==> v35 <==
==> flow/design.v <==
module control_unit(
    input clk, rst,
    output reg a_sel, b_sel, PP1_CE, PP2_CE, add, PR_CE, PI_CE
);
    parameter S1 = 3'b001,
              S2 = 3'b010,
              S3 = 3'b011,
              S4 = 3'b100,
              S5 = 3'b101;
    reg [2:0] state, next;
    always @(posedge clk or posedge rst) begin
        if (rst)
            state <= S1;
        else
            state <= next;
    end
    always @(*) begin
        next = S1;
        PP1_CE = 0;
        PP2_CE = 0;
        add = 0;
        PR_CE = 0;
        PI_CE = 0;
        a_sel = 0;
        b_sel = 0;
        case (state) 
            S1: begin
					if(!rst)
                next = S2;
                PP1_CE = 1;
            end
            S2: begin
                next = S3;
                a_sel = 1;
                b_sel = 1;					 
                PP2_CE = 1;
            end
            S3: begin
                next = S4;
                b_sel = 1;
                PP1_CE = 1;					
                add = 1;
                PR_CE = 1;
            end
            S4: begin
                next = S5;
                a_sel = 1;
                PP2_CE = 1;
            end
            S5: begin
                next = S1;
                PI_CE = 1;
            end
        endcase
    end
endmodule
module datapath(
    input clk, rst,
    input a_sel, b_sel, PP1_CE, PP2_CE, add, PR_CE, PI_CE,
    input [11:0] ar, ai, br, bi,
    output reg [23:0] Pr, Pi
);
    wire [11:0] a_mux, b_mux;
    reg [23:0] PP1, PP2, PPs;
    wire [23:0] pro;
    assign a_mux = a_sel ? ai : ar;
    assign b_mux = b_sel ? bi : br;
    assign pro = a_mux * b_mux;  
    always @(posedge clk or posedge rst) begin
        if (rst) begin
            PP1 <= 0;
            PP2 <= 0;
        end else begin
            if (PP1_CE) 
                PP1 <= pro;
            if (PP2_CE) 
                PP2 <= pro;
        end
    end
    always @(*) begin
        if (!add)
            PPs = PP1 + PP2;
        else
            PPs = PP1 - PP2;
    end
    always @(posedge clk or posedge rst) begin
        if (rst) begin
            Pr <= 0;
            Pi <= 0;
        end else begin
            if (PR_CE) 
                Pr <= PPs;
            if (PI_CE) 
                Pi <= PPs;
        end
    end
endmodule
module top(
    input rst, clk,
    input [11:0] ar, ai, br, bi,
    output [23:0] Pi, Pr
);
    wire PP1_CE, PP2_CE, a_sel, b_sel, add, PI_CE, PR_CE;
    control_unit uut1(
        .clk(clk),
        .rst(rst),
        .a_sel(a_sel),
        .b_sel(b_sel),
        .PP1_CE(PP1_CE),
        .PP2_CE(PP2_CE),
        .add(add),
        .PR_CE(PR_CE),
        .PI_CE(PI_CE)
    );
    datapath uut2(
        .clk(clk),
        .rst(rst),
        .a_sel(a_sel),
        .b_sel(b_sel),
        .PP1_CE(PP1_CE),
        .PP2_CE(PP2_CE),
        .add(add),
        .PR_CE(PR_CE),
        .PI_CE(PI_CE),
        .ar(ar),
        .ai(ai),
        .br(br),
        .bi(bi),
        .Pr(Pr),
        .Pi(Pi)
    );
endmodule
==> flow/run.sh <==
#!/bin/bash
# the make line also repeats each setting of config.mk as NAME=value (left out here)
make -C /OpenROAD-flow-scripts/flow DESIGN_CONFIG=/design/flow/config.mk WORK_HOME=/design/flow/orfs CLKGATE_MAP_FILE= finish
==> flow/config.mk <==
export PLATFORM = sky130hd
export DESIGN_NAME = top
export DESIGN_NICKNAME = top
export VERILOG_FILES = /design/flow/design.v
export SDC_FILE = /design/flow/constraint.sdc
export NUM_CORES = 4
export LEC_CHECK = 0
export ABC_AREA = 1
export CAP_MARGIN = 20
export CELL_PAD_IN_SITES_GLOBAL_PLACEMENT = 0
export CORE_MARGIN = 2
export CORE_UTILIZATION = 72
export PLACE_DENSITY_LB_ADDON = 0.02
export SETUP_SLACK_MARGIN = 0.33
export SLEW_MARGIN = 20
export TNS_END_PERCENT = 55
==> flow/constraint.sdc <==
create_clock -name core_clock -period 2.24 [get_ports {clk}]
set_input_delay 0.4480 -clock core_clock [delete_from_list [all_inputs] [get_ports {clk}]]
set_output_delay 0.4480 -clock core_clock [all_outputs]
set_load 0.01 [all_outputs]
==> v26: changes against v35 <==
==> flow/config.mk (replaced) <==
export PLATFORM = sky130hd
export DESIGN_NAME = top
export DESIGN_NICKNAME = top
export VERILOG_FILES = /design/flow/design.v
export SDC_FILE = /design/flow/constraint.sdc
export NUM_CORES = 4
export LEC_CHECK = 0
export CAP_MARGIN = 20
export CORE_MARGIN = 2
export CORE_UTILIZATION = 58
export CTS_CLUSTER_DIAMETER = 361
export CTS_CLUSTER_SIZE = 21
export SLEW_MARGIN = 20
==> flow/constraint.sdc (replaced) <==
create_clock -name core_clock -period 7.0 [get_ports {clk}]
set_input_delay 1.4000 -clock core_clock [delete_from_list [all_inputs] [get_ports {clk}]]
set_output_delay 1.4000 -clock core_clock [all_outputs]
set_load 0.01 [all_outputs]
==> v11: changes against v35 <==
==> flow/config.mk (replaced) <==
export PLATFORM = sky130hd
export DESIGN_NAME = top
export DESIGN_NICKNAME = top
export VERILOG_FILES = /design/flow/design.v
export SDC_FILE = /design/flow/constraint.sdc
export NUM_CORES = 4
export LEC_CHECK = 0
export CAP_MARGIN = 20
export CORE_MARGIN = 2
export CORE_UTILIZATION = 66
export SLEW_MARGIN = 20
==> flow/constraint.sdc (replaced) <==
create_clock -name core_clock -period 5.48 [get_ports {clk}]
set_input_delay 1.0960 -clock core_clock [delete_from_list [all_inputs] [get_ports {clk}]]
set_output_delay 1.0960 -clock core_clock [all_outputs]
set_load 0.01 [all_outputs]
==> comparison <==
- v35 did not get past 4_1_cts on DPL-0038. v11 finished with setup timing left. v26 completed without violations.
- In v26 the cell count is lower than in v11, by about 7%.
- Of v11 and v26, v26 has the higher register-to-register slack (gap 1.6 ns).
- In v26 the synthesized cell count is lower than in v35, by about 23%.
- Between v11 and v26, the lower via count is in v26 (gap 32%, measured against v26).
- Worst hold slack: v26 is lower than v11 (0.042 ns).
- Cell area: v26 is lower than v11 (15%).
- Flip-flop count is the same in v26 and v11.
==> figures <==
Run status: v26 no timing/DRC/antenna violations; v35 stopped before the end; v11 complete, but fails checks
Stage where the flow stopped: v26 -; v35 4_1_cts; v11 -
Layout check failures: v26 -; v35 -; v11 setup timing
Initial antenna violation count: v26 0; v35 -; v11 4
Seq/Total Area, Yosys: v26 23.92%; v35 22.46%; v11 23.92%
HPWL after detailed placement: v26 22880 um; v35 30210 um; v11 21800 um
Worst-Margin Slew: v26 0.7404 ns; v35 -; v11 0.8913 ns
Number of nets in the synthesized netlist: v26 1450; v35 1818; v11 1450
Die area: v26 19320 um2; v35 16660 um2; v11 17050 um2
DR WL/cell: v26 17.46 um; v35 -; v11 26.01 um
Combined area of the multi-input logic cells: v26 7308 um2; v35 -; v11 8354 um2
Final global-route overflow total: v26 0; v35 -; v11 0
Number of vias per cell after detailed routing: v26 5.619; v35 -; v11 6.875
Die boundary width: v26 139.0 um; v35 129.1 um; v11 130.6 um
Critical path's largest stage delay: v26 0.56 ns; v35 -; v11 0.76 ns
Clock buf/inv share: v26 2.351%; v35 -; v11 1.929%
Portion of the clock cycle consumed by the worst path in the final layout: v26 96.18%; v35 -; v11 117.2%
